[flow/run.sh]
#!/bin/bash
# the make line also repeats each setting of config.mk as NAME=value (left out here)
make -C /OpenROAD-flow-scripts/flow DESIGN_CONFIG=/design/flow/config.mk WORK_HOME=/design/flow/orfs CLKGATE_MAP_FILE= finish
[flow/config.mk]
export PLATFORM = sky130hd
export DESIGN_NAME = int_calc
export DESIGN_NICKNAME = int_calc
export VERILOG_FILES = /design/flow/design.v
export SDC_FILE = /design/flow/constraint.sdc
export NUM_CORES = 4
export LEC_CHECK = 0
export CAP_MARGIN = 30
export CORE_MARGIN = 9
export CORE_UTILIZATION = 66
export CTS_CLUSTER_DIAMETER = 368
export GPL_TIMING_DRIVEN = 0
export HOLD_SLACK_MARGIN = -0.05
export PLACE_DENSITY = 0.92
export SLEW_MARGIN = 20
[flow/constraint.sdc]
create_clock -name core_clock -period 21.9 [get_ports {clk}]
set_input_delay 4.3800 -clock core_clock [delete_from_list [all_inputs] [get_ports {clk}]]
set_output_delay 4.3800 -clock core_clock [all_outputs]
set_load 0.01 [all_outputs]
[flow/design.v]
`timescale 1ns / 1ps
module adder_1bit(a, b, ci, s, co);
	input wire a,b,ci;
	output wire s,co;
	and (c1,a,b), (c2,b,ci), (c3,a,ci);
	xor (s1,a,b), (s,s1,ci);
	or (co,c1,c2,c3);
endmodule
`timescale 1ns / 1ps
module adder_32bits(A, B, Ctr, S, Co,Cy);
	parameter size=32;
   input [size:1] A;
   input [size:1] B;
   input Ctr;
   output [size:1] S;
   output Co;
	output Cy;
	wire[size-1:1]  Ctemp;
	wire[size:1]    Bo;
	assign Bo={32{Ctr}}^B;
adder_1bit 	A1(.a(A[1]),.b(Bo[1]),.ci(Ctr),.s(S[1]),.co(Ctemp[1])),
		A2(A[2],Bo[2],Ctemp[1],S[2],Ctemp[2]),
		A3(A[3],Bo[3],Ctemp[2],S[3],Ctemp[3]),
		A4(A[4],Bo[4],Ctemp[3],S[4],Ctemp[4]),
		A5(A[5],Bo[5],Ctemp[4],S[5],Ctemp[5]),
		A6(A[6],Bo[6],Ctemp[5],S[6],Ctemp[6]),
		A7(A[7],Bo[7],Ctemp[6],S[7],Ctemp[7]),
		A8(A[8],Bo[8],Ctemp[7],S[8],Ctemp[8]),
		A9(A[9],Bo[9],Ctemp[8],S[9],Ctemp[9]),
		A10(A[10],Bo[10],Ctemp[9],S[10],Ctemp[10]),
		A11(A[11],Bo[11],Ctemp[10],S[11],Ctemp[11]),
		A12(A[12],Bo[12],Ctemp[11],S[12],Ctemp[12]),
		A13(A[13],Bo[13],Ctemp[12],S[13],Ctemp[13]),
		A14(A[14],Bo[14],Ctemp[13],S[14],Ctemp[14]),
		A15(A[15],Bo[15],Ctemp[14],S[15],Ctemp[15]),
		A16(A[16],Bo[16],Ctemp[15],S[16],Ctemp[16]),
		A17(A[17],Bo[17],Ctemp[16],S[17],Ctemp[17]),
		A18(A[18],Bo[18],Ctemp[17],S[18],Ctemp[18]),
		A19(A[19],Bo[19],Ctemp[18],S[19],Ctemp[19]),
		A20(A[20],Bo[20],Ctemp[19],S[20],Ctemp[20]),
		A21(A[21],Bo[21],Ctemp[20],S[21],Ctemp[21]),
		A22(A[22],Bo[22],Ctemp[21],S[22],Ctemp[22]),
		A23(A[23],Bo[23],Ctemp[22],S[23],Ctemp[23]),
		A24(A[24],Bo[24],Ctemp[23],S[24],Ctemp[24]),
		A25(A[25],Bo[25],Ctemp[24],S[25],Ctemp[25]),
		A26(A[26],Bo[26],Ctemp[25],S[26],Ctemp[26]),
		A27(A[27],Bo[27],Ctemp[26],S[27],Ctemp[27]),
		A28(A[28],Bo[28],Ctemp[27],S[28],Ctemp[28]),
		A29(A[29],Bo[29],Ctemp[28],S[29],Ctemp[29]),
		A30(A[30],Bo[30],Ctemp[29],S[30],Ctemp[30]),
		A31(A[31],Bo[31],Ctemp[30],S[31],Ctemp[31]),
		A32(A[32],Bo[32],Ctemp[31],S[32],Co);
		assign Cy=(!(A[32]^Bo[32]))*(A[32]^S[32]);
endmodule
module mul_32_32_64(clk, rst, start, a, b, out, idle);
   input clk;
   input rst;
   input start;
   input [31:0] a, b;
   output reg [63:0] out;
   output idle;
   reg [63:0]        out_r;
   parameter START = 1'b0, CALC = 1'b1;
   reg [4:0]         count;
   reg               state;
   reg               last;
   wire [33:0]       tmp_sum;
   wire [33:0]       a_ext;
   wire [33:0]       addend;
   wire [2:0]        booth;
   assign idle = (state == START);
   assign a_ext = {{2{a[31]}}, a};
   assign booth = {out_r[1:0], last};
   assign addend = (booth[1] ^ booth[0]) ? a_ext : {a_ext[32:0], 1'b0} & {34{booth[2] ^ booth[0]}};
   assign tmp_sum = {{2{out_r[63]}}, out_r[63:32]} + (addend ^ {34{booth[2]}}) + {33'b0, booth[2]};
   always @(posedge clk) begin
      if (rst) begin
         state <= START;
         count <= 5'b00000;
      end else begin
      case (state)
        START: begin
           if (start) begin
              out_r <= {32'b0, b};
              last <= 1'b0;
              count <= 5'b00000;
              state <= CALC;
           end
        end
        CALC: begin
           if (~count[4]) begin
              count <= count + 1;
              out_r[63:30] <= tmp_sum[33:0];
              out_r[29:0] <= out_r[31:2];
              last <= out_r[1];
           end  
           else begin
              out <= out_r;
              state <= START;
              count <= 5'b00000;
           end
        end  
        default:;
      endcase  
      end
   end  
endmodule  
module div_64_32_32(clk, rst, start, a, b, quo, mod, idle);
   input clk;
   input rst;
   input start;
   input [63:0] a;
   input [31:0] b;
   output reg [31:0] quo, mod;
   output idle;
   reg [31:0]        quo_r;
   reg [33:0]        mod_r;
   parameter START = 2'b00, CALC = 2'b01, FIN = 2'b11;
   reg [1:0]         state;
   reg [4:0]         count;
   wire [33:0]       b_ext;
   wire [33:0]       tmp_sum;
   reg               op;
   assign idle = (state == START);
   assign b_ext = {2'b00, b};
   assign tmp_sum = mod_r + (b_ext ^ {34{op}}) + {33'b0, op};
   always @(posedge clk) begin
      if (rst) begin
         state <= START;
         count <= 5'b00000;
      end else begin
      case (state)
        START: begin
           if (start) begin
              mod_r <= {1'b0, a[63:31]};
              quo_r <= {a[30:0], 1'b0};
              op <= 1;     
              count <= 5'b00000;
              state <= CALC;
           end
        end
        CALC: begin
           if (count != 5'b11111) begin
              mod_r <= {tmp_sum[32:0], quo_r[31]};
              quo_r <= {quo_r[30:0], ~tmp_sum[33]};
              op <= ~tmp_sum[33];
              count <= count + 1;
           end
           else begin
              quo_r <= {quo_r[30:0], ~tmp_sum[33]};
              mod_r <= tmp_sum[33] ? tmp_sum + b_ext : tmp_sum;
              state <= FIN;
              count <= 5'b00000;
           end
        end
        FIN: begin
           quo <= quo_r;
           mod <= mod_r[31:0];
           state <= START;
           count <= 5'b00000;
        end
        default: state <= START;
      endcase  
      end
   end  
endmodule  
module int_calc(clk, rst, start, A, B, done, int_add, int_sub, int_mul, int_div, int_mod, addCo, addCy, subCo, subCy);
   input clk;
   input rst;
   input start;
   input [63:0] A;
   input [31:0] B;
   output done;
   output [31:0] int_add;
   output [31:0] int_sub;
   output [63:0] int_mul;
   output [31:0] int_div;
   output [31:0] int_mod;
	output addCo;
	output addCy;
	output subCo;
	output subCy;
   reg [31:0] a_r;
   reg [31:0] b_r;
   reg        busy;
   wire       mul_idle;
   wire       div_idle;
   assign done = busy & mul_idle & div_idle;
   always @(posedge clk) begin
      if (start) begin
         a_r <= A[31:0];
         b_r <= B;
      end
      if (rst) busy <= 1'b0;
      else if (start) busy <= 1'b1;
      else if (done) busy <= 1'b0;
   end
   adder_32bits adder(.A(a_r),
                      .B(b_r),
                      .Ctr(1'b0),
                      .S(int_add),
                      .Co(addCo),
                      .Cy(addCy));
   adder_32bits suber(.A(a_r),
                      .B(b_r),
                      .Ctr(1'b1),
                      .S(int_sub),
                      .Co(subCo),
                      .Cy(subCy));
   mul_32_32_64 muler(.clk(clk),
                      .rst(rst),
                      .start(start),
                      .a(a_r),
                      .b(B),
                      .out(int_mul),
                      .idle(mul_idle));
   div_64_32_32 diver(.clk(clk),
                      .rst(rst),
                      .start(start),
                      .a(A),
                      .b(b_r),
                      .quo(int_div),
                      .mod(int_mod),
                      .idle(div_idle));
endmodule  
==> results of run 1 <==
## metrics by stage
step,area [um^2],hold WS [ns],setup slack (ns)
global placement,24150,0.4240,1.455
CTS,25670,0.4437,0.4317
global route,25680,0.4484,0.08445
detailed placement,24490,0.4294,1.168
finish,25690,0.4471,0.4848
floorplan,20710,0.4204,2.477
## layer usage
metal | global-route usage [%] | routed length (um) | vias to the layer above
met5 | 0 | 0 | -
met4 | 20.99 | 4567 | 0
met3 | 8.425 | 8177 | 387
met2 | 59.74 | 33420 | 1511
met1 | 44.63 | 25250 | 8312
li1 | - | - | 7402
## cell type report
| class | instances | area (um^2) |
|---|---|---|
| diodes | 5 | 12.51 |
| plain buffers | 131 | 762.0 |
| clock buffers | 41 | 983.4 |
| clock inverters | 26 | 198.9 |
| fillers | 1609 | 5064 |
| inverters | 117 | 439.2 |
| multi-input cells | 1240 | 9518 |
| flip-flops and latches | 339 | 10030 |
| well taps | 396 | 495.5 |
| repair buffers | 307 | 3247 |
==> CHANGELOG.md, run 1 <==
## Flow update

- Worst path depth: 36
- Crit-path most repeated cell: fa_1
- Site Rows: 64
- Grt ovf: 0
- Clock tree buffer depth: 3
- Wire per inst: 27.45 um
- Final hold vios: 0
- Seq share, synth: 48.43%
- CP Launch Point: a_r[0]
- Number of buffers created by CTS: 38
- Setup TNS: 0 ns
- Vias post-DR: 17.61k
- Min-delay src: diver.quo_r[9]
- Tightest Hold Check Type: flip-flop to flip-flop
- Setup violations, final: 0
- Area delta synth->final: 24.02%
- Tool warnings: 28
- Area of the mapped netlist: 20710 um^2
- Outcome: no timing/DRC/antenna violations
- Worst-skew pair later-pin latency: 0.55 ns
- RR Endpoint: diver.mod_r[32]
- Dpl cells: 2530
- Global-route wire length before repair: 107500 um
- Root Driver: clkbuf_16
- Hold Crit Depth: 0
- Worst path arrival time: 17.04 ns
- Yosys stat cell total: 1827
- Post-CTS Setup Inserts: 0
- Routed WL: 71420 um
- Die area: 38080 um^2
- P_seq: 0.793 mW
- Yosys warns: 7
- Post-Synth Adder-Cell Area: 12.44%
- CTS tree: built
- Synth Instances: 1827
- Top power group: combinational cells
- Io pins: 296
- Number of global-route vias before repair: 17.69k
- DIE HEIGHT: 195.1 um
- P_int: 1.496 mW
- Initial antenna violation count: 3
- Worst Skew: 0.02781 ns
- Vias/cell: 6.769
- Drt first-iter violations: 2694
- Top_reg_cell synth: edfxtp_1
- PostCTS Resize Cnt: 0
- Top cells by count: edfxtp_1, nor2_1, a21oi_1
- Synth mux share: 4.350%
- Clock power frac: 27.1%
- Hold worst-path end: diver.quo[9]
- AND-OR/OR-AND share of the synthesized area: 15.18%
- Worst VDD drop: 0.07833 mV
- Synthesized registers: 339
- Starting Density: 67.35%
- Setup crit end: addCy
- Syn Nets: 2093
- Top logic family: AND-OR/OR-AND gates
- Pwr dens: 90.36 nW/um^2
- Number of H-tree levels: 2
- Synth top cell by count: edfxtp_1
- IO Port Bufs: 294
- Cell type with the largest total area: edfxtp_1
- Non-filler instance count after layout: 2602
- Yosys cell types: 88
- Reg2Reg Depth: 19
- CP Capture Type: output pin
- Relative slew slack: 38.77%
- Detail Route Antenna Nets: 0
- Syn Area/Cell: 11.34 um^2
- Crit-path slowest cell: edfxtp_1
- Quantity of hold-fixing buffers added after cts: 0
- Slew at the pin closest to its max-slew limit: 0.9185 ns
- Core Util, Final: 83.53%
- Startpoint Class: flip-flop
- Number of nets in the layout: 2440
- Post-synth ARST share: 0%
- Final min period: 21.42 ns
- R2R setup slack: 15.10 ns
- Combinational power share: 38.8%
- GP Congestion: 0.9584
- Top cell area share: 46.98%
- Switching power: 0.8251 mW
- DRC errors left: 0
- AND/OR/NAND/NOR Cells, Area Fraction: 9.279%
- Fin crit share: 97.79%
- EDFF count, synth: 324
- DRT Pass-1 Iters: 9
- FF-to-FF Start: diver.op
- Slew Limit Fails: 0
- Clock group power: 0.628 mW
- Core Area: 30750 um^2
- Worst-path clk slew: 0.06 ns
- CP top delay family: adder cells
- Sw frac: 35.55%
- Detailed Place HPWL: 52110 um
- Total GRT Usage: 36.75%
- Max-Cap Viols: 0
- Clock sink count: 339
- Total combinational power: 0.900 mW
- Die Wd: 195.1 um
- Delay of the slowest critical-path stage: 0.54 ns
- Crit Path Category: flip-flop to output pin
- Area fraction in xor and xnor cells: 4.525%
- Crit path buf inv count: 2
- Leak: 9.835 nW
- RSZ-0062 raised after global routing: false
- Worst Path Max Fanout: 7
- Worst endpoint required time: 17.52 ns
- Max frequency: 0.04670 GHz
- Seq pwr share: 34.1%
- Pin count of the biggest net entering global routing: 48
- Main area contributors: edfxtp_1, fa_1, ha_1, mux2_2, a21oi_1
- Yosys chip area: 20710 um^2
- Power Total: 2.321 mW
==> inputs of run 2 (changes only) <==
- ABC_AREA: unset -> 1
- CAP_MARGIN: 30 -> 20
- CORE_MARGIN: 9 -> 2
- CORE_UTILIZATION: 66 -> 72
- CTS_CLUSTER_DIAMETER: 368 -> unset
- CTS_CLUSTER_SIZE: unset -> 15
- GPL_TIMING_DRIVEN: 0 -> unset
- HOLD_SLACK_MARGIN: -0.05 -> unset
- PLACE_DENSITY: 0.92 -> unset
- PLACE_DENSITY_LB_ADDON: unset -> 0.27
- clock period: 21.9 -> 12.2 ns (I/O delays scaled with it)
==> CHANGELOG.md, run 2 <==
## Flow update

- Final hold vios: 0 (unchanged)
- Initial antenna violation count: 12 (was 3)
- SO Viols: negative setup slack
- P_seq: 1.42 mW (was 0.793 mW)
- Top cell area share: 44.28% (was 46.98%)
- WHS: 0.4427 ns (was 0.4471 ns)
- Post-Synth Adder-Cell Area: 11.73% (was 12.44%)
- Pre-CTS setup slack: -3.996 ns (was 1.168 ns)
- Worst path depth: 36 (unchanged)
- Synth Instances: 2524 (was 1827)
- Clock power frac: 24.9% (was 27.1%)
- Max frequency: 0.05991 GHz
- R2R setup slack: 6.00 ns (was 15.10 ns)
- Site Rows: 63 (was 64)
- CP Capture Type: output pin (unchanged)
- Routed WL: 87720 um (was 71420 um)
- Io pins: 296 (unchanged)
- Setup violations, final: 26 (was 0)
- GR Layer Usage met3: 24.60% (was 8.425%)
- Delay of the slowest critical-path stage: 0.49 ns (was 0.54 ns)
- Routing usage on met1: 61.73% (was 44.63%)
- FF-to-FF Start: diver.op (unchanged)
- Number of nets in the layout: 3051 (was 2440)
- Dpl cells: 3135 (was 2530)
- Grt ovf: 0 (unchanged)
- Worst VDD drop: 0.1233 mV (was 0.07833 mV)
- Power Total: 4.622 mW (was 2.321 mW)
- Number of H-tree levels: 2 (unchanged)
- Slew Limit Fails: 0 (unchanged)
- RR Endpoint: diver.mod_r[22] (was diver.mod_r[32])
- Fin crit share: 136.8% (was 97.79%)
- Cell type with the largest total area: edfxtp_1 (unchanged)
- Pwr dens: 174.9 nW/um^2 (was 90.36 nW/um^2)
- Worst Path Max Fanout: 3 (was 7)
- Global-route wire length before repair: 128200 um (was 107500 um)
- AND/OR/NAND/NOR Cells, Area Fraction: 21.45% (was 9.279%)
- Worst Skew: 0.03074 ns (was 0.02781 ns)
- Crit-path most repeated cell: fa_2 (was fa_1)
- Syn Nets: 2790 (was 2093)
- Startpoint Class: flip-flop (unchanged)
- Die area: 31930 um^2 (was 38080 um^2)
- Area of the mapped netlist: 21970 um^2 (was 20710 um^2)
- Hold Crit Depth: 0 (unchanged)
- Number of buffers created by CTS: 36 (was 38)
- DRT Pass-1 Iters: 23 (was 9)
- Met2 Track Usage GR: 82.16% (was 59.74%)
- RSZ-0062 raised after global routing: true (was false)
- DRC errors left: 0 (unchanged)
- Wire per inst: 27.33 um (was 27.45 um)
- Reg2Reg Depth: 23 (was 19)
- Vias post-DR: 22.11k (was 17.61k)
- Synth top cell by count: nand2_1 (was edfxtp_1)
- Slew at the pin closest to its max-slew limit: 1.096 ns (was 0.9185 ns)
- Non-filler instance count after layout: 3210 (was 2602)
- Hold worst-path end: diver.quo[1] (was diver.quo[9])
- Seq pwr share: 30.7% (was 34.1%)
- Yosys stat cell total: 2524 (was 1827)
- Clock tree buffer depth: 3 (unchanged)
- Crit Path Category: flip-flop to output pin (unchanged)
- CTS tree: built (unchanged)
- Detailed Place HPWL: 57890 um (was 52110 um)
- Top logic family: simple AND/OR/NAND/NOR gates (was AND-OR/OR-AND gates)
- Top power group: combinational cells (unchanged)
- Combinational power share: 44.3% (was 38.8%)
- Area fraction in xor and xnor cells: 4.105% (was 4.525%)
- Min-delay src: diver.quo_r[1] (was diver.quo_r[9])
- Yosys chip area: 21970 um^2 (was 20710 um^2)
- Root Driver: clkbuf_16 (unchanged)
- Post-synth ARST share: 0% (unchanged)
- Crit-path slowest cell: edfxtp_1 (unchanged)
- CP Launch Point: b_r[0] (was a_r[0])
- Crit path buf inv count: 2 (unchanged)
- DIE HEIGHT: 178.7 um (was 195.1 um)
- Main area contributors: edfxtp_1, nand2_1, fa_1, inv_1, ha_1 (was edfxtp_1, fa_1, ha_1, mux2_2, a21oi_1)
- Relative slew slack: 26.88% (was 38.77%)
- Top cells by count: nand2_1, inv_1, edfxtp_1 (was edfxtp_1, nor2_1, a21oi_1)
- Worst-skew pair later-pin latency: 0.55 ns (about the same)
- Setup crit end: subCy (was addCy)
- Final worst slack: -4.491 ns (was 0.4848 ns)
- Starting Density: 73.55% (was 67.35%)
- Total combinational power: 2.05 mW (was 0.900 mW)
- Number of global-route vias before repair: 21.67k (was 17.69k)
- IO Port Bufs: 295 (was 294)
- Worst endpoint required time: 9.76 ns (was 17.52 ns)
- Tightest Hold Check Type: flip-flop to flip-flop (unchanged)
- Switching power: 1.940 mW (was 0.8251 mW)
- Top_reg_cell synth: edfxtp_1 (unchanged)
- EDFF count, synth: 324 (unchanged)
- Yosys warns: 7 (unchanged)
- Worst-path clk slew: 0.07 ns (was 0.06 ns)
- Outcome: complete, but fails checks (was no timing/DRC/antenna violations)
- Clock group power: 1.15 mW (was 0.628 mW)
- P_int: 2.681 mW (was 1.496 mW)
- Drt first-iter violations: 5041 (was 2694)
- Sw frac: 41.99% (was 35.55%)
- Worst path arrival time: 14.25 ns (was 17.04 ns)
- Detail Route Antenna Nets: 0 (unchanged)
- Core Area: 29870 um^2 (was 30750 um^2)
- Clock sink count: 339 (unchanged)
- Die Wd: 178.7 um (was 195.1 um)
- Tool warnings: 31 (was 28)
- Leak: 11.60 nW (was 9.835 nW)
- Yosys cell types: 50 (was 88)
- Vias/cell: 6.889 (was 6.769)
- Total GRT Usage: 55.20% (was 36.75%)
- Max-Cap Viols: 0 (unchanged)
- Syn Area/Cell: 8.706 um^2 (was 11.34 um^2)
- Area delta synth->final: 20.24% (was 24.02%)
- CP top delay family: adder cells (unchanged)
- Final min period: 16.69 ns
- Synthesized registers: 339 (unchanged)
- GP Congestion: 1.043 (was 0.9584)
- GR peak layer: met2 (unchanged)
- AND-OR/OR-AND share of the synthesized area: 8.006% (was 15.18%)
- Synth mux share: 0% (was 4.350%)
- Pin count of the biggest net entering global routing: 67 (was 48)
- Seq share, synth: 45.64% (was 48.43%)
## run 2: layout make-up
class                           count  area [um^2]
Tap cell                          390        488.0
Timing Repair Buffer              335         3254
Multi-Input combinational cell   1725        10150
Fill cell                        1337         3453
Inverter                          348         1306
Clock buffer                       48        998.5
Sequential cell                   339        10030
Clock inverter                     18        176.4
Antenna cell                        7        17.52
## run 2: repair_timing
action                                  CTS  global route
endpoints found under the setup margin   27            29
hold endpoints to repair                  0             0
pin swaps                                 1             0
buffers inserted                          1             1
hold buffers                              0             0
gates resized                           125            14
## run 2: metal layers
| layer | vias to the layer above | share of wire (%) |
|---|---|---|
| met5 | - | 0.079 |
| met4 | 8 | 11 |
| met3 | 954 | 17 |
| met2 | 2658 | 42 |
| met1 | 9785 | 29 |
| li1 | 8709 | - |
## run 2: metrics by stage
step           area, um^2  TNS, ns  utilization [%]
2_1_floorplan       22160   -31.56                -
3_3_place_gp        25200   -44.18            84.34
3_5_place_dp        25200   -52.78            84.34
4_1_cts             26360   -61.28            88.24
5_1_grt             26410   -68.44            88.41
6_report            26420   -65.06            88.44
==> inputs of run 3 (changes only) <==
- ABC_AREA: 1 -> unset
- CORE_UTILIZATION: 72 -> 60
- CTS_CLUSTER_SIZE: 15 -> unset
- PLACE_DENSITY_LB_ADDON: 0.27 -> unset
- SETUP_SLACK_MARGIN: unset -> 2.69
- clock period: 12.2 -> 10.1 ns (I/O delays scaled with it)
==> CHANGELOG.md, run 3 <==
## Flow update

- IO Port Bufs: 295 (unchanged)
- Initial antenna violation count: 2 (was 12)
- Io pins: 296 (unchanged)
- Crit path buf inv count: 2 (unchanged)
- Max-Cap Viols: 0 (unchanged)
- Root Driver: clkbuf_16 (unchanged)
- Number of global-route vias before repair: 15.29k (was 21.67k)
- SO Viols: negative setup slack (unchanged)
- Sw frac: 33.92% (was 41.99%)
- Combinational power share: 36.6% (was 44.3%)
- Yosys warns: 7 (unchanged)
- DRT Pass-1 Iters: 5 (was 23)
- Synthesized registers: 339 (unchanged)
- Worst path arrival time: 13.42 ns (was 14.25 ns)
- R2R setup slack: 3.91 ns (was 6.00 ns)
- Slew Limit Fails: 0 (unchanged)
- Leak: 9.614 nW (was 11.60 nW)
- Synth mux share: 4.350% (was 0%)
- WHS: 0.4356 ns (was 0.4427 ns)
- Pin count of the biggest net entering global routing: 71 (was 67)
- AND/OR/NAND/NOR Cells, Area Fraction: 9.279% (was 21.45%)
- Main area contributors: edfxtp_1, fa_1, ha_1, mux2_2, a21oi_1 (was edfxtp_1, nand2_1, fa_1, inv_1, ha_1)
- AND-OR/OR-AND share of the synthesized area: 15.18% (was 8.006%)
- Top cell area share: 46.98% (was 44.28%)
- Yosys chip area: 20710 um^2 (was 21970 um^2)
- Synth Instances: 1827 (was 2524)
- FF-to-FF Start: diver.op (unchanged)
- Hold worst-path end: diver.quo[19] (was diver.quo[1])
- Die Wd: 189.8 um (was 178.7 um)
- Area delta synth->final: 22.43% (was 20.24%)
- Outcome: complete, but fails checks (unchanged)
- Switching power: 1.656 mW (was 1.940 mW)
- Setup violations, final: 31 (was 26)
- Worst-skew pair later-pin latency: 0.55 ns (about the same)
- Final worst slack: -5.336 ns (was -4.491 ns)
- Relative slew slack: 29.35% (was 26.88%)
- Met2 Track Usage GR: 52.23% (was 82.16%)
- Cell type with the largest total area: edfxtp_1 (unchanged)
- Grt ovf: 0 (unchanged)
- Drt first-iter violations: 1357 (was 5041)
- DIE HEIGHT: 189.8 um (was 178.7 um)
- Delay of the slowest critical-path stage: 0.43 ns (was 0.49 ns)
- Routing usage on met1: 44.94% (was 61.73%)
- Final min period: 15.44 ns
- Die area: 36020 um^2 (was 31930 um^2)
- Vias/cell: 6.137 (was 6.889)
- Max frequency: 0.06479 GHz
- Final hold vios: 0 (unchanged)
- Clock group power: 1.40 mW (was 1.15 mW)
- CP Capture Type: output pin (unchanged)
- Worst endpoint required time: 8.08 ns (was 9.76 ns)
- Total combinational power: 1.79 mW (was 2.05 mW)
- Top_reg_cell synth: edfxtp_1 (unchanged)
- Crit Path Category: flip-flop to output pin (unchanged)
- Starting Density: 60.40% (was 73.55%)
- Core Area: 34290 um^2 (was 29870 um^2)
- Hold Crit Depth: 0 (unchanged)
- Non-filler instance count after layout: 2573 (was 3210)
- GP Congestion: 0.9597 (was 1.043)
- Crit-path slowest cell: fa_1 (was edfxtp_1)
- Worst VDD drop: 0.1580 mV (was 0.1233 mV)
- CP Launch Point: b_r[0] (unchanged)
- Clock tree buffer depth: 3 (unchanged)
- Post-Synth Adder-Cell Area: 12.44% (was 11.73%)
- Routed WL: 58730 um (was 87720 um)
- Tool warnings: 33 (was 31)
- DRC errors left: 0 (unchanged)
- Global-route wire length before repair: 88570 um (was 128200 um)
- Number of H-tree levels: 2 (unchanged)
- Worst Skew: 0.01278 ns (was 0.03074 ns)
- RSZ-0062 raised after global routing: true (unchanged)
- Syn Area/Cell: 11.34 um^2 (was 8.706 um^2)
- P_int: 3.227 mW (was 2.681 mW)
- Post-synth ARST share: 0% (unchanged)
- Fin crit share: 152.8% (was 136.8%)
- Pwr dens: 192.6 nW/um^2 (was 174.9 nW/um^2)
- Vias post-DR: 15.79k (was 22.11k)
- Worst-path clk slew: 0.06 ns (was 0.07 ns)
- Pre-CTS setup slack: -5.224 ns (was -3.996 ns)
- Detail Route Antenna Nets: 0 (unchanged)
- Min-delay src: diver.quo_r[19] (was diver.quo_r[1])
- Crit-path most repeated cell: fa_2 (unchanged)
- Total GRT Usage: 32.31% (was 55.20%)
- Yosys stat cell total: 1827 (was 2524)
- GR peak layer: met2 (unchanged)
- Dpl cells: 2496 (was 3135)
- Setup TNS: -89.14 ns (was -65.06 ns)
- Site Rows: 68 (was 63)
- Detailed Place HPWL: 43240 um (was 57890 um)
- EDFF count, synth: 324 (unchanged)
- GR Layer Usage met3: 6.161% (was 24.60%)
- Area fraction in xor and xnor cells: 4.525% (was 4.105%)
- Yosys cell types: 88 (was 50)
- Top logic family: AND-OR/OR-AND gates (was simple AND/OR/NAND/NOR gates)
- Number of buffers created by CTS: 39 (was 36)
- Worst path depth: 36 (unchanged)
- P_seq: 1.70 mW (was 1.42 mW)
- CP top delay family: adder cells (unchanged)
- Clock power frac: 28.7% (was 24.9%)
- Clock sink count: 339 (unchanged)
- Startpoint Class: flip-flop (unchanged)
- Setup crit end: subCy (unchanged)
- Top power group: combinational cells (unchanged)
- Area of the mapped netlist: 20710 um^2 (was 21970 um^2)
- Synth top cell by count: edfxtp_1 (was nand2_1)
- Number of nets in the layout: 2351 (was 3051)
- Wire per inst: 22.82 um (was 27.33 um)
- Top cells by count: edfxtp_1, nor2_1, a21oi_1 (was nand2_1, inv_1, edfxtp_1)
- Worst Path Max Fanout: 2 (was 3)
- Seq share, synth: 48.43% (was 45.64%)
- Seq pwr share: 34.7% (was 30.7%)
- RR Endpoint: diver.mod_r[31] (was diver.mod_r[22])
- Slew at the pin closest to its max-slew limit: 1.057 ns (was 1.096 ns)
- Core Util, Final: 73.95% (was 88.44%)
- Reg2Reg Depth: 22 (was 23)
- Tightest Hold Check Type: flip-flop to flip-flop (unchanged)
- CTS tree: built (unchanged)
- Syn Nets: 2093 (was 2790)
==> run 3: timing repair <==
action                                  CTS  global route
resized                                 248            12
endpoints found under the setup margin   48            49
hold buffers                              0             0
pin swaps                                12            10
buffers inserted                          2             1
==> run 3: cell type report <==
| type | instances | area (um^2) |
|---|---|---|
| well taps | 455 | 569.3 |
| clock inverters | 26 | 205.2 |
| inverters | 117 | 439.2 |
| multi-input cells | 1240 | 9688 |
| flip-flops and latches | 339 | 10030 |
| diodes | 3 | 7.507 |
| fillers | 2339 | 8932 |
| repair buffers | 348 | 3373 |
| clock buffers | 45 | 1041 |
==> run 3: stage by stage <==
step	total power, mW	cell area (um^2)
6_report	4.883	25360
5_1_grt	5.111	25350
4_1_cts	4.857	25310
3_5_place_dp	3.441	24040
3_3_place_gp	3.403	24040
2_1_floorplan	3.005	21000
==> run 3: per-layer routing <==
metal | up-vias | share of wire (%)
li1 | 7212 | -
met4 | 0 | 2.3
met5 | - | 0
met1 | 7763 | 42
met2 | 714 | 48
met3 | 101 | 7.9
==> inputs of run 4 (changes only) <==
- CORE_UTILIZATION: 60 -> 72
- CTS_CLUSTER_SIZE: unset -> 90
- PLACE_DENSITY_LB_ADDON: unset -> 0.26
- SETUP_SLACK_MARGIN: 2.69 -> 1.84
- clock period: 10.1 -> 12.3 ns (I/O delays scaled with it)
==> CHANGELOG.md, run 4 <==
## Flow update

- Outcome: complete, but fails checks (unchanged)
- SO Viols: negative setup slack (unchanged)
- Number of global-route vias before repair: 17.04k (was 15.29k)
- Final min period: 15.96 ns
- CTS tree: built (unchanged)
- CP top delay family: adder cells (unchanged)
- Worst Skew: 0.02170 ns (was 0.01278 ns)
- RR Endpoint: diver.mod_r[31] (unchanged)
- Hold Crit Depth: 0 (unchanged)
- Core Area: 28550 um^2 (was 34290 um^2)
- Vias/cell: 6.955 (was 6.137)
- Final hold vios: 0 (unchanged)
- FF-to-FF Start: diver.op (unchanged)
- Initial antenna violation count: 2 (unchanged)
- Pre-CTS setup slack: -3.432 ns (was -5.224 ns)
- Syn Area/Cell: 11.34 um^2 (unchanged)
- GP Congestion: 1.014 (was 0.9597)
- Global-route wire length before repair: 100400 um (was 88570 um)
- Clock tree buffer depth: 3 (unchanged)
- Yosys warns: 7 (unchanged)
- Sw frac: 35.90% (was 33.92%)
- Grt ovf: 0 (unchanged)
- Register area: 10030 um^2 (unchanged)
- Yosys cell types: 88 (unchanged)
- Combinational power share: 38.6% (was 36.6%)
- Crit-path slowest cell: fa_1 (unchanged)
- Area fraction in xor and xnor cells: 4.525% (unchanged)
- Slew Limit Fails: 0 (unchanged)
- Seq pwr share: 35.2% (was 34.7%)
- Area of the mapped netlist: 20710 um^2 (unchanged)
- P_seq: 1.40 mW (was 1.70 mW)
- FILL cells: 1234 (was 2339)
- Logic cell area: 9689 um^2 (was 9688 um^2)
- Root Driver: clkbuf_16 (unchanged)
- Number of buffers created by CTS: 36 (was 39)
- Setup violations, final: 23 (was 31)
- Final worst slack: -3.657 ns (was -5.336 ns)
- Clock power frac: 26.2% (was 28.7%)
- P_int: 2.552 mW (was 3.227 mW)
- Crit path buf inv count: 2 (unchanged)
- Relative slew slack: 23.19% (was 29.35%)
- Leak: 9.488 nW (was 9.614 nW)
- Die Wd: 173.6 um (was 189.8 um)
- Drt first-iter violations: 3084 (was 1357)
- Reg2Reg Depth: 22 (unchanged)
- Max frequency: 0.06267 GHz
- Total GRT Usage: 43.54% (was 32.31%)
- DIE HEIGHT: 173.6 um (was 189.8 um)
- Io pins: 296 (unchanged)
- IO Port Bufs: 295 (unchanged)
- Slew at the pin closest to its max-slew limit: 1.149 ns (was 1.057 ns)
- DRC errors left: 0 (unchanged)
- Detail Route Antenna Nets: 0 (unchanged)
- Core Util, Final: 87.76% (was 73.95%)
- Setup TNS: -46.67 ns (was -89.14 ns)
- AND-OR/OR-AND share of the synthesized area: 15.18% (unchanged)
- Site Rows: 62 (was 68)
- Min-delay src: diver.quo_r[28] (was diver.quo_r[19])
- Worst path depth: 36 (unchanged)
- Routed WL: 67060 um (was 58730 um)
- Post-Synth Adder-Cell Area: 12.44% (unchanged)
- Synthesized registers: 339 (unchanged)
- Cell type with the largest total area: edfxtp_1 (unchanged)
- Crit Path Category: flip-flop to output pin (unchanged)
- Power Total: 3.981 mW (was 4.883 mW)
- Synth top cell by count: edfxtp_1 (unchanged)
- Fin crit share: 129.7% (was 152.8%)
- Worst VDD drop: 0.1549 mV (was 0.1580 mV)
- Crit-path most repeated cell: fa_2 (unchanged)
- DRT Pass-1 Iters: 11 (was 5)
- Post-synth ARST share: 0% (unchanged)
- Setup crit end: subCy (unchanged)
- RSZ-0062 raised after global routing: true (unchanged)
- Yosys stat cell total: 1827 (unchanged)
- Delay of the slowest critical-path stage: 0.43 ns (about the same)
- Worst-path clk slew: 0.07 ns (was 0.06 ns)
- AND/OR/NAND/NOR Cells, Area Fraction: 9.279% (unchanged)
- Pwr dens: 158.9 nW/um^2 (was 192.6 nW/um^2)
- Number of nets in the layout: 2338 (was 2351)
- Main area contributors: edfxtp_1, fa_1, ha_1, mux2_2, a21oi_1 (unchanged)
- Top_reg_cell synth: edfxtp_1 (unchanged)
- Number of H-tree levels: 2 (unchanged)
- Detailed Place HPWL: 45830 um (was 43240 um)
- Top power group: combinational cells (unchanged)
- Tightest Hold Check Type: flip-flop to flip-flop (unchanged)
- Worst endpoint required time: 9.84 ns (was 8.08 ns)
- Area delta synth->final: 20.97% (was 22.43%)
- Top cells by count: edfxtp_1, nor2_1, a21oi_1 (unchanged)
- CP Capture Type: output pin (unchanged)
- Synth mux share: 4.350% (unchanged)
- Die area: 30140 um^2 (was 36020 um^2)
- Worst path arrival time: 13.50 ns (was 13.42 ns)
- Max-Cap Viols: 0 (unchanged)
- Starting Density: 72.55% (was 60.40%)
- Worst Path Max Fanout: 2 (unchanged)
- Clock sink count: 339 (unchanged)
- R2R setup slack: 5.54 ns (was 3.91 ns)
- Top logic family: AND-OR/OR-AND gates (unchanged)
- Switching power: 1.429 mW (was 1.656 mW)
- Yosys chip area: 20710 um^2 (unchanged)
- Syn Nets: 2093 (unchanged)
- Pin count of the biggest net entering global routing: 70 (was 71)
- Clock group power: 1.04 mW (was 1.40 mW)
- Hold worst-path end: diver.quo[28] (was diver.quo[19])
- Startpoint Class: flip-flop (unchanged)
- Worst-skew pair later-pin latency: 0.54 ns (was 0.55 ns)
- Seq share, synth: 48.43% (unchanged)
- Top cell area share: 46.98% (unchanged)
- Tool warnings: 31 (was 33)
- EDFF count, synth: 324 (unchanged)
- Synth Instances: 1827 (unchanged)
- Wire per inst: 26.98 um (was 22.82 um)
- Total combinational power: 1.54 mW (was 1.79 mW)
- CP Launch Point: b_r[0] (unchanged)
- Vias post-DR: 17.29k (was 15.79k)
run 4: routing by layer:
metal	track usage, %	vias to the layer above	wire length (um)
li1	-	7179	-
met1	56.34	8125	22880
met2	69.82	1600	31040
met3	10.86	385	9040
met4	20.62	2	4081
met5	0	-	18
run 4: through the flow:
step / instances / instance area, um^2 / hold WS (ns)
6_report: 2486 / 25050 / 0.4414
5_1_grt: 2485 / 25050 / 0.4525
4_1_cts: 2482 / 24990 / 0.4426
3_5_place_dp: 2413 / 23860 / 0.4293
3_3_place_gp: 2413 / 23860 / 0.4235
2_1_floorplan: 1827 / 20950 / 0.4204
run 4: timing repair:
| item | in CTS | in global routing |
|---|---|---|
| hold buffers | 0 | 0 |
| pin swaps | 6 | 4 |
| gates resized | 173 | 10 |
| setup buffers | 3 | 1 |
| setup endpoints to repair | 35 | 34 |
run 4: layout make-up:
class                      instances  share of cell area (%)
antenna                            2                 0.01998
timing repair buffer             338                   13.18
inverter                         117                   1.753
multi-input combinational       1240                   38.67
sequential                       339                   40.04
tap                              384                   1.918
clock buffer                      41                   3.840
clock inverter                    25                  0.5743
==> inputs of run 5 (changes only) <==
- CTS_CLUSTER_DIAMETER: unset -> 88
- CTS_CLUSTER_SIZE: 90 -> 31
- PLACE_DENSITY_LB_ADDON: 0.26 -> unset
- SETUP_SLACK_MARGIN: 1.84 -> 3.1
- clock period: 12.3 -> 10.8 ns (I/O delays scaled with it)
==> CHANGELOG.md, run 5 <==
## Flow update

- Outcome: complete, but fails checks (unchanged)
- SO Viols: negative setup slack (unchanged)
- Startpoint Class: flip-flop (unchanged)
- Grt ovf: 0 (unchanged)
- Synthesized registers: 339 (unchanged)
- Worst endpoint required time: 8.64 ns (was 9.84 ns)
- Clock group power: 0.721 mW (was 1.04 mW)
- AND-OR/OR-AND share of the synthesized area: 15.18% (unchanged)
- Max-Cap Viols: 0 (unchanged)
- Crit-path slowest cell: edfxtp_1 (was fa_1)
- Clock tree buffer depth: 3 (unchanged)
- Yosys stat cell total: 1827 (unchanged)
- Starting Density: 72.55% (unchanged)
- Yosys warns: 7 (unchanged)
- Tightest Hold Check Type: flip-flop to flip-flop (unchanged)
- Root Driver: clkbuf_16 (unchanged)
- R2R setup slack: 4.39 ns (was 5.54 ns)
- Slew at the pin closest to its max-slew limit: 1.037 ns (was 1.149 ns)
- Reg2Reg Depth: 22 (unchanged)
- Routed WL: 61770 um (was 67060 um)
- Synth top cell by count: edfxtp_1 (unchanged)
- Final worst slack: -4.806 ns (was -3.657 ns)
- CP Launch Point: b_r[0] (unchanged)
- Non-filler instance count after layout: 2456 (was 2486)
- Top power group: combinational cells (unchanged)
- Core Util, Final: 85.87% (was 87.76%)
- Synth Instances: 1827 (unchanged)
- Synth mux share: 4.350% (unchanged)
- Min-delay src: muler.out_r[24] (was diver.quo_r[28])
- Worst path arrival time: 13.45 ns (was 13.50 ns)
- DIE HEIGHT: 173.6 um (unchanged)
- P_int: 2.566 mW (was 2.552 mW)
- Vias/cell: 6.740 (was 6.955)
- Initial antenna violation count: 2 (unchanged)
- Cell type with the largest total area: edfxtp_1 (unchanged)
- RSZ-0062 raised after global routing: true (unchanged)
- Number of H-tree levels: 1 (was 2)
- DRC errors left: 0 (unchanged)
- Worst Skew: 0.02517 ns (was 0.02170 ns)
- Number of buffers created by CTS: 15 (was 36)
- Clock sink count: 339 (unchanged)
- Crit Path Category: flip-flop to output pin (unchanged)
- DRT Pass-1 Iters: 6 (was 11)
- EDFF count, synth: 324 (unchanged)
- FILL cells: 1457 (was 1234)
- Yosys chip area: 20710 um^2 (unchanged)
- Setup violations, final: 29 (was 23)
- Top_reg_cell synth: edfxtp_1 (unchanged)
- WHS: 0.4623 ns (was 0.4414 ns)
- Die Wd: 173.6 um (unchanged)
- FF-to-FF Start: b_r[0] (was diver.op)
- Crit path buf inv count: 2 (unchanged)
- Main area contributors: edfxtp_1, fa_1, ha_1, mux2_2, a21oi_1 (unchanged)
- Delay of the slowest critical-path stage: 0.45 ns (was 0.43 ns)
- Worst Path Max Fanout: 2 (unchanged)
- Pwr dens: 164.6 nW/um^2 (was 158.9 nW/um^2)
- Core Area: 28550 um^2 (unchanged)
- Post-Synth Adder-Cell Area: 12.44% (unchanged)
- Site Rows: 62 (unchanged)
- Number of nets in the layout: 2327 (was 2338)
- Power Total: 4.035 mW (was 3.981 mW)
- Seq share, synth: 48.43% (unchanged)
- Pin count of the biggest net entering global routing: 66 (was 70)
- Area delta synth->final: 18.37% (was 20.97%)
- Syn Nets: 2093 (unchanged)
- RR Endpoint: diver.mod_r[32] (was diver.mod_r[31])
- Hold worst-path end: muler.out[24] (was diver.quo[28])
- GP Congestion: 0.9932 (was 1.014)
- Drt first-iter violations: 2787 (was 3084)
- Detailed Place HPWL: 45950 um (was 45830 um)
- Fin crit share: 144.5% (was 129.7%)
- Quantity of hold-fixing buffers added after cts: 0 (unchanged)
- Area of the mapped netlist: 20710 um^2 (unchanged)
- CP Capture Type: output pin (unchanged)
- Detail Route Antenna Nets: 0 (unchanged)
- Final hold vios: 0 (unchanged)
- Hold Crit Depth: 0 (unchanged)
- Worst path depth: 36 (unchanged)
- Die area: 30140 um^2 (unchanged)
- Crit-path most repeated cell: fa_2 (unchanged)
- Max frequency: 0.06408 GHz
- Total combinational power: 1.73 mW (was 1.54 mW)
- Io pins: 296 (unchanged)
- Area fraction in xor and xnor cells: 4.525% (unchanged)
- CP top delay family: adder cells (unchanged)
- Post-synth ARST share: 0% (unchanged)
- Dpl cells: 2421 (was 2413)
- Leak: 9.238 nW (was 9.488 nW)
- Total GRT Usage: 40.17% (was 43.54%)
- Vias post-DR: 16.55k (was 17.29k)
- Final min period: 15.61 ns
- Wire per inst: 25.15 um (was 26.98 um)
- Top cells by count: edfxtp_1, nor2_1, a21oi_1 (unchanged)
- Sw frac: 36.40% (was 35.90%)
- Worst-skew pair later-pin latency: 0.54 ns (about the same)
- Top cell area share: 46.98% (unchanged)
- Seq pwr share: 39.3% (was 35.2%)
- Syn Area/Cell: 11.34 um^2 (unchanged)
- IO Port Bufs: 295 (unchanged)
- Clock power frac: 17.9% (was 26.2%)
- P_seq: 1.59 mW (was 1.40 mW)
- Number of global-route vias before repair: 16.05k (was 17.04k)
- Top logic family: AND-OR/OR-AND gates (unchanged)
- Slew Limit Fails: 0 (unchanged)
- Setup crit end: subCy (unchanged)
- Yosys cell types: 88 (unchanged)
- Global-route wire length before repair: 92950 um (was 100400 um)
- Relative slew slack: 30.70% (was 23.19%)
- AND/OR/NAND/NOR Cells, Area Fraction: 9.279% (unchanged)
- Worst VDD drop: 0.1425 mV (was 0.1549 mV)
- CTS tree: built (unchanged)
- Switching power: 1.469 mW (was 1.429 mW)
- Combinational power share: 42.8% (was 38.6%)
- Worst-path clk slew: 0.12 ns (was 0.07 ns)
- Tool warnings: 33 (was 31)
run 5: timing repair:
item / CTS / global route
setup endpoints to repair: 48 / 47
buffers inserted: 2 / 4
pin swaps: 0 / 0
gates resized: 251 / 15
run 5: area by class of cell:
cell class	instances	area (um^2)	share of cell area [%]
repair buffers	348	3381	13.79
clock buffers	21	407.9	1.664
flip-flops and latches	339	10030	40.92
inverters	117	441.7	1.802
well taps	384	480.5	1.960
multi-input cells	1240	9692	39.53
clock inverters	5	75.07	0.3062
diodes	2	5.005	0.02042
run 5: per-layer routing:
| layer | wire length [um] | track usage (%) | vias up |
|---|---|---|---|
| li1 | - | - | 7141 |
| met1 | 22320 | 54.36 | 7888 |
| met2 | 29340 | 66.30 | 1302 |
| met3 | 7048 | 6.250 | 223 |
| met4 | 3062 | 15.72 | 0 |
| met5 | 0 | 0 | - |
run 5: metrics by stage:
stage          TNS [ns]  setup WS, ns  area [um^2]
2_1_floorplan    -47.23        -3.877        21000
3_3_place_gp     -61.66        -4.476        23930
3_5_place_dp     -66.35        -4.629        23930
4_1_cts          -72.38        -4.822        24430
5_1_grt          -80.76        -5.202        24510
6_report         -73.94        -4.806        24510
==> inputs of run 6 (changes only) <==
- ABC_AREA: unset -> 1
- CAP_MARGIN: 20 -> 0
- CTS_CLUSTER_DIAMETER: 88 -> 97
- CTS_CLUSTER_SIZE: 31 -> 23
- PLACE_DENSITY_LB_ADDON: unset -> 0.14
- SETUP_SLACK_MARGIN: 3.1 -> -1.09
- TNS_END_PERCENT: unset -> 50
- clock period: 10.8 -> 10.9 ns (I/O delays scaled with it)
==> CHANGELOG.md, run 6 <==
## Flow update

- Number of global-route vias before repair: 20.49k (was 16.05k)
- Main area contributors: edfxtp_1, nand2_1, fa_1, inv_1, ha_1 (was edfxtp_1, fa_1, ha_1, mux2_2, a21oi_1)
- Core Area: 29870 um^2 (was 28550 um^2)
- Worst-path clk slew: 0.11 ns (was 0.12 ns)
- Pwr dens: 175.6 nW/um^2 (was 164.6 nW/um^2)
- Global-route wire length before repair: 117200 um (was 92950 um)
- Delay of the slowest critical-path stage: 0.45 ns (about the same)
- Syn Area/Cell: 8.706 um^2 (was 11.34 um^2)
- Worst Path Max Fanout: 2 (unchanged)
- Logic cell area: 10150 um^2 (was 9692 um^2)
- Worst path arrival time: 14.05 ns (was 13.45 ns)
- Top cell area share: 44.28% (was 46.98%)
- Min-delay src: muler.out_r[13] (was muler.out_r[24])
- AND/OR/NAND/NOR Cells, Area Fraction: 21.45% (was 9.279%)
- Setup violations, final: 34 (was 29)
- Top cells by count: nand2_1, inv_1, edfxtp_1 (was edfxtp_1, nor2_1, a21oi_1)
- Setup crit end: addCy (was subCy)
- Die area: 31930 um^2 (was 30140 um^2)
- SO Viols: negative setup slack (unchanged)
- Routed WL: 79460 um (was 61770 um)
- Area delta synth->final: 17.53% (was 18.37%)
- Clock power frac: 16.5% (was 17.9%)
- Seq share, synth: 45.64% (was 48.43%)
- Clock group power: 0.749 mW (was 0.721 mW)
- Initial antenna violation count: 5 (was 2)
- Tool warnings: 32 (was 33)
- Die Wd: 178.7 um (was 173.6 um)
- Worst path depth: 37 (was 36)
- Grt ovf: 0 (unchanged)
- Yosys chip area: 21970 um^2 (was 20710 um^2)
- Detailed Place HPWL: 56870 um (was 45950 um)
- Area fraction in xor and xnor cells: 4.105% (was 4.525%)
- Worst VDD drop: 0.1482 mV (was 0.1425 mV)
- Number of buffers created by CTS: 18 (was 15)
- Synth mux share: 0% (was 4.350%)
- Reg2Reg Depth: 23 (was 22)
- Clock tree buffer depth: 3 (unchanged)
- Sw frac: 42.81% (was 36.40%)
- AND-OR/OR-AND share of the synthesized area: 8.006% (was 15.18%)
- Slew at the pin closest to its max-slew limit: 1.084 ns (was 1.037 ns)
- IO Port Bufs: 295 (unchanged)
- Post-Synth Adder-Cell Area: 11.73% (was 12.44%)
- GP Congestion: 1.110 (was 0.9932)
- Drt first-iter violations: 3686 (was 2787)
- Area of the mapped netlist: 21970 um^2 (was 20710 um^2)
- P_seq: 1.59 mW (about the same)
- Yosys warns: 7 (unchanged)
- Cell type with the largest total area: edfxtp_1 (unchanged)
- Number of nets in the layout: 3042 (was 2327)
- Crit Path Category: flip-flop to output pin (unchanged)
- Post-synth ARST share: 0% (unchanged)
- Synthesized registers: 339 (unchanged)
- Clock sink count: 339 (unchanged)
- Worst endpoint required time: 8.72 ns (was 8.64 ns)
- CP Launch Point: a_r[0] (was b_r[0])
- Synth top cell by count: nand2_1 (was edfxtp_1)
- Combinational power share: 48.5% (was 42.8%)
- Setup TNS: -93.11 ns (was -73.94 ns)
- P_int: 2.593 mW (was 2.566 mW)
- CP top delay family: adder cells (unchanged)
- Starting Density: 73.55% (was 72.55%)
- Switching power: 1.941 mW (was 1.469 mW)
- Number of H-tree levels: 1 (unchanged)
- RR Endpoint: diver.mod_r[22] (was diver.mod_r[32])
- Seq pwr share: 35.0% (was 39.3%)
- Final min period: 16.23 ns
- Power Total: 4.534 mW (was 4.035 mW)
- Synth Instances: 2524 (was 1827)
- Slew Limit Fails: 0 (unchanged)
- FILL cells: 1486 (was 1457)
- Crit-path slowest cell: edfxtp_1 (unchanged)
- Hold Crit Depth: 0 (unchanged)
- Relative slew slack: 27.74% (was 30.70%)
- Max frequency: 0.06161 GHz
- Crit path buf inv count: 3 (was 2)
- Yosys stat cell total: 2524 (was 1827)
- Crit-path most repeated cell: fa_2 (unchanged)
- Leak: 11.31 nW (was 9.238 nW)
- Outcome: complete, but fails checks (unchanged)
- Pin count of the biggest net entering global routing: 69 (was 66)
- Vias post-DR: 20.79k (was 16.55k)
- Max-Cap Viols: 0 (unchanged)
- EDFF count, synth: 324 (unchanged)
- Total combinational power: 2.20 mW (was 1.73 mW)
- Wire per inst: 25.04 um (was 25.15 um)
- CP Capture Type: output pin (unchanged)
- Hold worst-path end: muler.out[13] (was muler.out[24])
- Register area: 10030 um^2 (about the same)
- Fin crit share: 148.9% (was 144.5%)
- Root Driver: clkbuf_16 (unchanged)
- Worst Skew: 0.02157 ns (was 0.02517 ns)
- RSZ-0062 raised after global routing: true (unchanged)
- Top logic family: simple AND/OR/NAND/NOR gates (was AND-OR/OR-AND gates)
- DIE HEIGHT: 178.7 um (was 173.6 um)
- R2R setup slack: 5.12 ns (was 4.39 ns)
- Io pins: 296 (unchanged)
- Detail Route Antenna Nets: 0 (unchanged)
- Tightest Hold Check Type: flip-flop to flip-flop (unchanged)
- DRC errors left: 0 (unchanged)
- Site Rows: 63 (was 62)
- Top power group: combinational cells (unchanged)
- Vias/cell: 6.551 (was 6.740)
- Total GRT Usage: 49.74% (was 40.17%)
- Final worst slack: -5.330 ns (was -4.806 ns)
- Yosys cell types: 50 (was 88)
- CTS tree: built (unchanged)
- Final hold vios: 0 (unchanged)
- Top_reg_cell synth: edfxtp_1 (unchanged)
- Worst-skew pair later-pin latency: 0.55 ns (was 0.54 ns)
- Startpoint Class: flip-flop (unchanged)
- DRT Pass-1 Iters: 15 (was 6)
- Syn Nets: 2790 (was 2093)
- FF-to-FF Start: diver.op (was b_r[0])
[run 6: repair_timing]
action | CTS | global route
endpoints found under the setup margin | 26 | 28
setup buffers | 2 | 3
gates resized | 108 | 41
pin swaps | 4 | 4
hold buffers | 0 | 0
[run 6: cell type report]
cell class                      count  area share, %
Antenna cell                        2        0.01938
Clock buffer                       23          1.856
Clock inverter                      2        0.08236
Inverter                          348          5.058
Multi-Input combinational cell   1725          39.30
Sequential cell                   339          38.84
Tap cell                          390          1.889
Timing Repair Buffer              344          12.95
[run 6: per-layer routing]
layer  vias up  share of wire [%]  global-route usage [%]
met5         -              0.076                   1.122
li1       8660                  -                       -
met4         6                9.1                   34.69
met3       651                 15                   16.43
met1      9379                 31                   58.59
met2      2090                 44                   77.22
[run 6: stage by stage]
| stage | cells | util (%) | setup slack (ns) | hold WS (ns) | instance area, um^2 |
|---|---|---|---|---|---|
| after floorplan | 2524 | - | -3.816 | 0.4206 | 22140 |
| after global placement | 3141 | 84.49 | -4.483 | 0.4281 | 25240 |
| after detailed placement | 3141 | 84.49 | -4.862 | 0.4326 | 25240 |
| after CTS | 3168 | 86.15 | -5.174 | 0.4514 | 25740 |
| after global routing | 3171 | 86.43 | -5.648 | 0.4639 | 25820 |
| final | 3173 | 86.45 | -5.330 | 0.4469 | 25830 |
==> inputs of run 7 (changes only) <==
- ABC_AREA: 1 -> unset
- CAP_MARGIN: 0 -> 20
- CORE_UTILIZATION: 72 -> 58
- CTS_CLUSTER_DIAMETER: 97 -> unset
- CTS_CLUSTER_SIZE: 23 -> unset
- PLACE_DENSITY_LB_ADDON: 0.14 -> unset
- SETUP_SLACK_MARGIN: -1.09 -> -0.77
- TNS_END_PERCENT: 50 -> unset
- clock period: 10.9 -> 10.1 ns (I/O delays scaled with it)
==> CHANGELOG.md, run 7 <==
## Flow update

- Initial antenna violation count: 2 (was 5)
- Min-delay src: muler.out_r[22] (was muler.out_r[13])
- Routing usage on met1: 45.17% (was 58.59%)
- Drt first-iter violations: 1348 (was 3686)
- AND/OR/NAND/NOR Cells, Area Fraction: 9.279% (was 21.45%)
- Clock power frac: 27.7% (was 16.5%)
- Synth mux share: 4.350% (was 0%)
- Final min period: 15.48 ns
- CP top delay family: adder cells (unchanged)
- EDFF count, synth: 324 (unchanged)
- Worst-skew pair later-pin latency: 0.56 ns (was 0.55 ns)
- Hold Crit Depth: 0 (unchanged)
- Worst endpoint required time: 8.08 ns (was 8.72 ns)
- Relative slew slack: 27.29% (was 27.74%)
- Yosys stat cell total: 1827 (was 2524)
- Worst Path Max Fanout: 2 (unchanged)
- Pwr dens: 189.4 nW/um^2 (was 175.6 nW/um^2)
- Die Wd: 193.0 um (was 178.7 um)
- CP Capture Type: output pin (unchanged)
- Post-synth ARST share: 0% (unchanged)
- Area delta synth->final: 22.13% (was 17.53%)
- Total GRT Usage: 31.16% (was 49.74%)
- Crit-path most repeated cell: fa_2 (unchanged)
- Yosys cell types: 88 (was 50)
- Combinational power share: 36.9% (was 48.5%)
- Syn Area/Cell: 11.34 um^2 (was 8.706 um^2)
- Routed WL: 58070 um (was 79460 um)
- Post-Synth Adder-Cell Area: 12.44% (was 11.73%)
- Met2 Track Usage GR: 48.18% (was 77.22%)
- Top cell area share: 46.98% (was 44.28%)
- Yosys warns: 7 (unchanged)
- Setup violations, final: 34 (unchanged)
- GR Layer Usage met3: 4.344% (was 16.43%)
- R2R setup slack: 3.72 ns (was 5.12 ns)
- Tightest Hold Check Type: flip-flop to flip-flop (unchanged)
- Syn Nets: 2093 (was 2790)
- CTS tree: built (unchanged)
- Non-filler instance count after layout: 2575 (was 3173)
- Number of H-tree levels: 2 (was 1)
- Reg2Reg Depth: 22 (was 23)
- Vias/cell: 6.087 (was 6.551)
- GR peak layer: met2 (unchanged)
- Crit Path Category: flip-flop to output pin (unchanged)
- Worst-path clk slew: 0.06 ns (was 0.11 ns)
- Quantity of hold-fixing buffers added after cts: 0 (unchanged)
- DRC errors left: 0 (unchanged)
- Site Rows: 69 (was 63)
- Starting Density: 58.51% (was 73.55%)
- Slew Limit Fails: 0 (unchanged)
- Pre-CTS setup slack: -5.252 ns (was -4.862 ns)
- Clock sink count: 339 (unchanged)
- Tool warnings: 33 (was 32)
- Core Area: 35400 um^2 (was 29870 um^2)
- Worst VDD drop: 0.1452 mV (was 0.1482 mV)
- Max frequency: 0.06458 GHz
- AND-OR/OR-AND share of the synthesized area: 15.18% (was 8.006%)
- Area of the mapped netlist: 20710 um^2 (was 21970 um^2)
- Pin count of the biggest net entering global routing: 71 (was 69)
- Placed Area: 24040 um^2 (was 25240 um^2)
- Top cells by count: edfxtp_1, nor2_1, a21oi_1 (was nand2_1, inv_1, edfxtp_1)
- Synth Instances: 1827 (was 2524)
- Dpl cells: 2500 (was 3141)
- Number of buffers created by CTS: 37 (was 18)
- Worst Skew: 0.01411 ns (was 0.02157 ns)
- Grt ovf: 0 (unchanged)
- Final hold vios: 0 (unchanged)
- Detail Route Antenna Nets: 0 (unchanged)
- Main area contributors: edfxtp_1, fa_1, ha_1, mux2_2, a21oi_1 (was edfxtp_1, nand2_1, fa_1, inv_1, ha_1)
- P_seq: 1.70 mW (was 1.59 mW)
- Switching power: 1.620 mW (was 1.941 mW)
- Final worst slack: -5.384 ns (was -5.330 ns)
- Startpoint Class: flip-flop (unchanged)
- FF-to-FF Start: diver.op (unchanged)
- Seq share, synth: 48.43% (was 45.64%)
- DRT Pass-1 Iters: 6 (was 15)
- Worst path depth: 36 (was 37)
- Clock group power: 1.33 mW (was 0.749 mW)
- Crit path buf inv count: 2 (was 3)
- Leak: 9.552 nW (was 11.31 nW)
- Hold worst-path end: muler.out[22] (was muler.out[13])
- Wire per inst: 22.55 um (was 25.04 um)
- Io pins: 296 (unchanged)
- Area fraction in xor and xnor cells: 4.525% (was 4.105%)
- Global-route wire length before repair: 87630 um (was 117200 um)
- Die area: 37240 um^2 (was 31930 um^2)
- Top power group: combinational cells (unchanged)
- Total combinational power: 1.77 mW (was 2.20 mW)
- Sw frac: 33.82% (was 42.81%)
- Synth top cell by count: edfxtp_1 (was nand2_1)
- IO Port Bufs: 295 (unchanged)
- Worst path arrival time: 13.46 ns (was 14.05 ns)
- Clock tree buffer depth: 3 (unchanged)
- Setup crit end: subCy (was addCy)
- Max-Cap Viols: 0 (unchanged)
- Delay of the slowest critical-path stage: 0.44 ns (was 0.45 ns)
- Top logic family: AND-OR/OR-AND gates (was simple AND/OR/NAND/NOR gates)
- Number of global-route vias before repair: 14.93k (was 20.49k)
- GP Congestion: 0.9493 (was 1.110)
- Yosys chip area: 20710 um^2 (was 21970 um^2)
- Setup TNS: -91.02 ns (was -93.11 ns)
- Cell type with the largest total area: edfxtp_1 (unchanged)
- CP Launch Point: b_r[0] (was a_r[0])
- FILL cells: 2541 (was 1486)
- Slew at the pin closest to its max-slew limit: 1.088 ns (was 1.084 ns)
- Vias post-DR: 15.67k (was 20.79k)
- Seq pwr share: 35.5% (was 35.0%)
- Crit-path slowest cell: fa_2 (was edfxtp_1)
- SO Viols: negative setup slack (unchanged)
- RSZ-0062 raised after global routing: true (unchanged)
- Synthesized registers: 339 (unchanged)
- RR Endpoint: diver.mod_r[31] (was diver.mod_r[22])
- P_int: 3.170 mW (was 2.593 mW)
- DIE HEIGHT: 193.0 um (was 178.7 um)
- Final Cell Area: 25290 um^2 (was 25830 um^2)
- Detailed Place HPWL: 43000 um (was 56870 um)
- Outcome: complete, but fails checks (unchanged)
- Top_reg_cell synth: edfxtp_1 (unchanged)
- Number of nets in the layout: 2348 (was 3042)
- Root Driver: clkbuf_16 (unchanged)
- Fin crit share: 153.3% (was 148.9%)
[run 7: stage by stage]
step,power (mW),hold slack [ns],utilization [%]
after floorplan,2.984,0.4204,-
after global placement,3.397,0.4242,67.91
after detailed placement,3.433,0.4271,67.91
after CTS,4.753,0.4409,71.14
after global routing,5.030,0.4529,71.45
final,4.790,0.4418,71.46
[run 7: area by class of cell]
cell class | instances | area [um^2] | share of cell area, %
Clock inverter | 18 | 152.6 | 0.6035
Sequential cell | 339 | 10030 | 39.66
Tap cell | 461 | 576.8 | 2.280
Inverter | 117 | 439.2 | 1.736
Clock buffer | 50 | 1017 | 4.022
Timing Repair Buffer | 347 | 3367 | 13.31
Multi-Input combinational cell | 1240 | 9702 | 38.36
Antenna cell | 3 | 7.507 | 0.02968
[run 7: timing repair]
| item | CTS | global route |
|---|---|---|
| buffers inserted | 1 | 4 |
| endpoints found under the setup margin | 30 | 30 |
| pin swaps | 2 | 3 |
| gates resized | 116 | 49 |
[run 7: metal layers]
metal / part of all wire, % / up-vias
li1: - / 7205
met5: 0 / -
met2: 46 / 673
met4: 3.5 / 0
met1: 43 / 7670
met3: 7.4 / 125
==> inputs of run 8 (changes only) <==
- CORE_ASPECT_RATIO: unset -> 1.76
- CORE_UTILIZATION: 58 -> 27
- CTS_CLUSTER_DIAMETER: unset -> 53
- CTS_CLUSTER_SIZE: unset -> 99
- GPL_ROUTABILITY_DRIVEN: unset -> 1
- MAX_ROUTING_LAYER: unset -> met4
- PLACE_DENSITY: unset -> 0.79
- SETUP_SLACK_MARGIN: -0.77 -> -0.92
- clock period: 10.1 -> 14.4 ns (I/O delays scaled with it)
==> CHANGELOG.md, run 8 <==
## Flow update

- Outcome: complete, but fails checks (unchanged)
- SO Viols: negative setup slack (unchanged)
- Tool warnings: 31 (was 33)
- Detail Route Antenna Nets: 0 (unchanged)
- Worst path arrival time: 13.70 ns (was 13.46 ns)
- Syn Area/Cell: 11.34 um^2 (unchanged)
- Area delta synth->final: 26.00% (was 22.13%)
- Grt ovf: 0 (unchanged)
- Area fraction in xor and xnor cells: 4.525% (unchanged)
- CP Launch Point: b_r[0] (unchanged)
- DRC errors left: 0 (unchanged)
- Yosys chip area: 20710 um^2 (unchanged)
- Final hold vios: 0 (unchanged)
- Clock tree buffer depth: 3 (unchanged)
- Sw frac: 36.28% (was 33.82%)
- Tightest Hold Check Type: flip-flop to flip-flop (unchanged)
- Pre-CTS setup slack: -2.036 ns (was -5.252 ns)
- Power Total: 3.495 mW (was 4.790 mW)
- FF-to-FF Start: diver.op (unchanged)
- Top power group: combinational cells (unchanged)
- AND/OR/NAND/NOR Cells, Area Fraction: 9.279% (unchanged)
- Hold worst-path end: muler.out[17] (was muler.out[22])
- Leak: 9.556 nW (was 9.552 nW)
- Top_reg_cell synth: edfxtp_1 (unchanged)
- Top cells by count: edfxtp_1, nor2_1, a21oi_1 (unchanged)
- Number of global-route vias before repair: 15.75k (was 14.93k)
- Syn Nets: 2093 (unchanged)
- Root Driver: clkbuf_16 (unchanged)
- Detailed Place HPWL: 51860 um (was 43000 um)
- Max-Cap Viols: 0 (unchanged)
- Initial antenna violation count: 9 (was 2)
- Worst endpoint required time: 11.52 ns (was 8.08 ns)
- Die area: 79030 um^2 (was 37240 um^2)
- Slew Limit Fails: 0 (unchanged)
- Setup violations, final: 17 (was 34)
- Area of the mapped netlist: 20710 um^2 (unchanged)
- Vias/cell: 4.965 (was 6.087)
- Fin crit share: 115.2% (was 153.3%)
- AND-OR/OR-AND share of the synthesized area: 15.18% (unchanged)
- Final Cell Area: 26100 um^2 (was 25290 um^2)
- Io pins: 296 (unchanged)
- Startpoint Class: flip-flop (unchanged)
- Post-Synth Adder-Cell Area: 12.44% (unchanged)
- CP Capture Type: output pin (unchanged)
- Yosys warns: 7 (unchanged)
- Total combinational power: 1.24 mW (was 1.77 mW)
- P_int: 2.227 mW (was 3.170 mW)
- Synthesized registers: 339 (unchanged)
- Setup crit end: subCy (unchanged)
- Drt first-iter violations: 1020 (was 1348)
- Min-delay src: muler.out_r[17] (was muler.out_r[22])
- DIE HEIGHT: 371.4 um (was 193.0 um)
- CTS tree: built (unchanged)
- Cell type with the largest total area: edfxtp_1 (unchanged)
- Site Rows: 134 (was 69)
- Vias post-DR: 15.50k (was 15.67k)
- Switching power: 1.268 mW (was 1.620 mW)
- Clock sink count: 339 (unchanged)
- Quantity of hold-fixing buffers added after cts: 0 (unchanged)
- Max frequency: 0.06030 GHz
- Number of H-tree levels: 2 (unchanged)
- Number of buffers created by CTS: 35 (was 37)
- Combinational power share: 35.4% (was 36.9%)
- Worst path depth: 37 (was 36)
- WHS: 0.4314 ns (was 0.4418 ns)
- Relative slew slack: 31.03% (was 27.29%)
- Top logic family: AND-OR/OR-AND gates (unchanged)
- P_seq: 1.20 mW (was 1.70 mW)
- Main area contributors: edfxtp_1, fa_1, ha_1, mux2_2, a21oi_1 (unchanged)
- Delay of the slowest critical-path stage: 0.48 ns (was 0.44 ns)
- Yosys stat cell total: 1827 (unchanged)
- RSZ-0062 raised after global routing: true (unchanged)
- Reg2Reg Depth: 19 (was 22)
- Pwr dens: 133.9 nW/um^2 (was 189.4 nW/um^2)
- IO Port Bufs: 295 (unchanged)
- R2R setup slack: 8.02 ns (was 3.72 ns)
- Seq share, synth: 48.43% (unchanged)
- Synth Instances: 1827 (unchanged)
- Routed WL: 66510 um (was 58070 um)
- Setup TNS: -19.85 ns (was -91.02 ns)
- Crit-path most repeated cell: fa_2 (unchanged)
- Placed Area: 24650 um^2 (was 24040 um^2)
- Non-filler instance count after layout: 3122 (was 2575)
- Core Util, Final: 34.36% (was 71.46%)
- Worst Skew: 0.03620 ns (was 0.01411 ns)
- Core Area: 75950 um^2 (was 35400 um^2)
- Clock group power: 1.06 mW (was 1.33 mW)
- Crit-path slowest cell: fa_2 (unchanged)
- Yosys cell types: 88 (unchanged)
- Synth mux share: 4.350% (unchanged)
- Post-synth ARST share: 0% (unchanged)
- CP top delay family: adder cells (unchanged)
- Crit path buf inv count: 3 (was 2)
- Number of nets in the layout: 2334 (was 2348)
- Seq pwr share: 34.3% (was 35.5%)
- Final min period: 16.58 ns
- Worst VDD drop: 0.1174 mV (was 0.1452 mV)
- Hold Crit Depth: 0 (unchanged)
- Worst-skew pair later-pin latency: 0.58 ns (was 0.56 ns)
- EDFF count, synth: 324 (unchanged)
- Global-route wire length before repair: 96720 um (was 87630 um)
- Crit Path Category: flip-flop to output pin (unchanged)
- Die Wd: 212.8 um (was 193.0 um)
- Starting Density: 27.27% (was 58.51%)
- Dpl cells: 3047 (was 2500)
- Final worst slack: -2.184 ns (was -5.384 ns)
- Wire per inst: 21.30 um (was 22.55 um)
- Pin count of the biggest net entering global routing: 65 (was 71)
- RR Endpoint: diver.mod_r[32] (was diver.mod_r[31])
- GP Congestion: 0.9482 (was 0.9493)
- Clock power frac: 30.3% (was 27.7%)
- Worst Path Max Fanout: 2 (unchanged)
- DRT Pass-1 Iters: 5 (was 6)
- Synth top cell by count: edfxtp_1 (unchanged)
- Slew at the pin closest to its max-slew limit: 1.035 ns (was 1.088 ns)
- Total GRT Usage: 17.08% (was 31.16%)
- Worst-path clk slew: 0.10 ns (was 0.06 ns)
- Top cell area share: 46.98% (unchanged)
## run 8: cell type report
class / instances / area (um^2)
fill: 7399 / 49850
inverter: 117 / 439.2
multi-input combinational: 1240 / 9706
clock inverter: 25 / 415.4
timing repair buffer: 335 / 3257
tap: 1020 / 1276
sequential: 339 / 10030
clock buffer: 38 / 950.9
antenna: 8 / 20.02
## run 8: routing by layer
layer	vias to the layer above	GRT usage (%)	routed length (um)
li1	7174	-	-
met3	147	4.367	5140
met4	0	8.997	3731
met5	-	-	0
met1	7582	18.58	25230
met2	598	28.54	32410
## run 8: what timing repair did
item,4_1_cts,5_1_grt
endpoints found under the setup margin,12,14
buffers inserted,3,4
resized,56,15
pin swaps,22,13
No activity file was given, so power comes from the tool's default toggle rates.
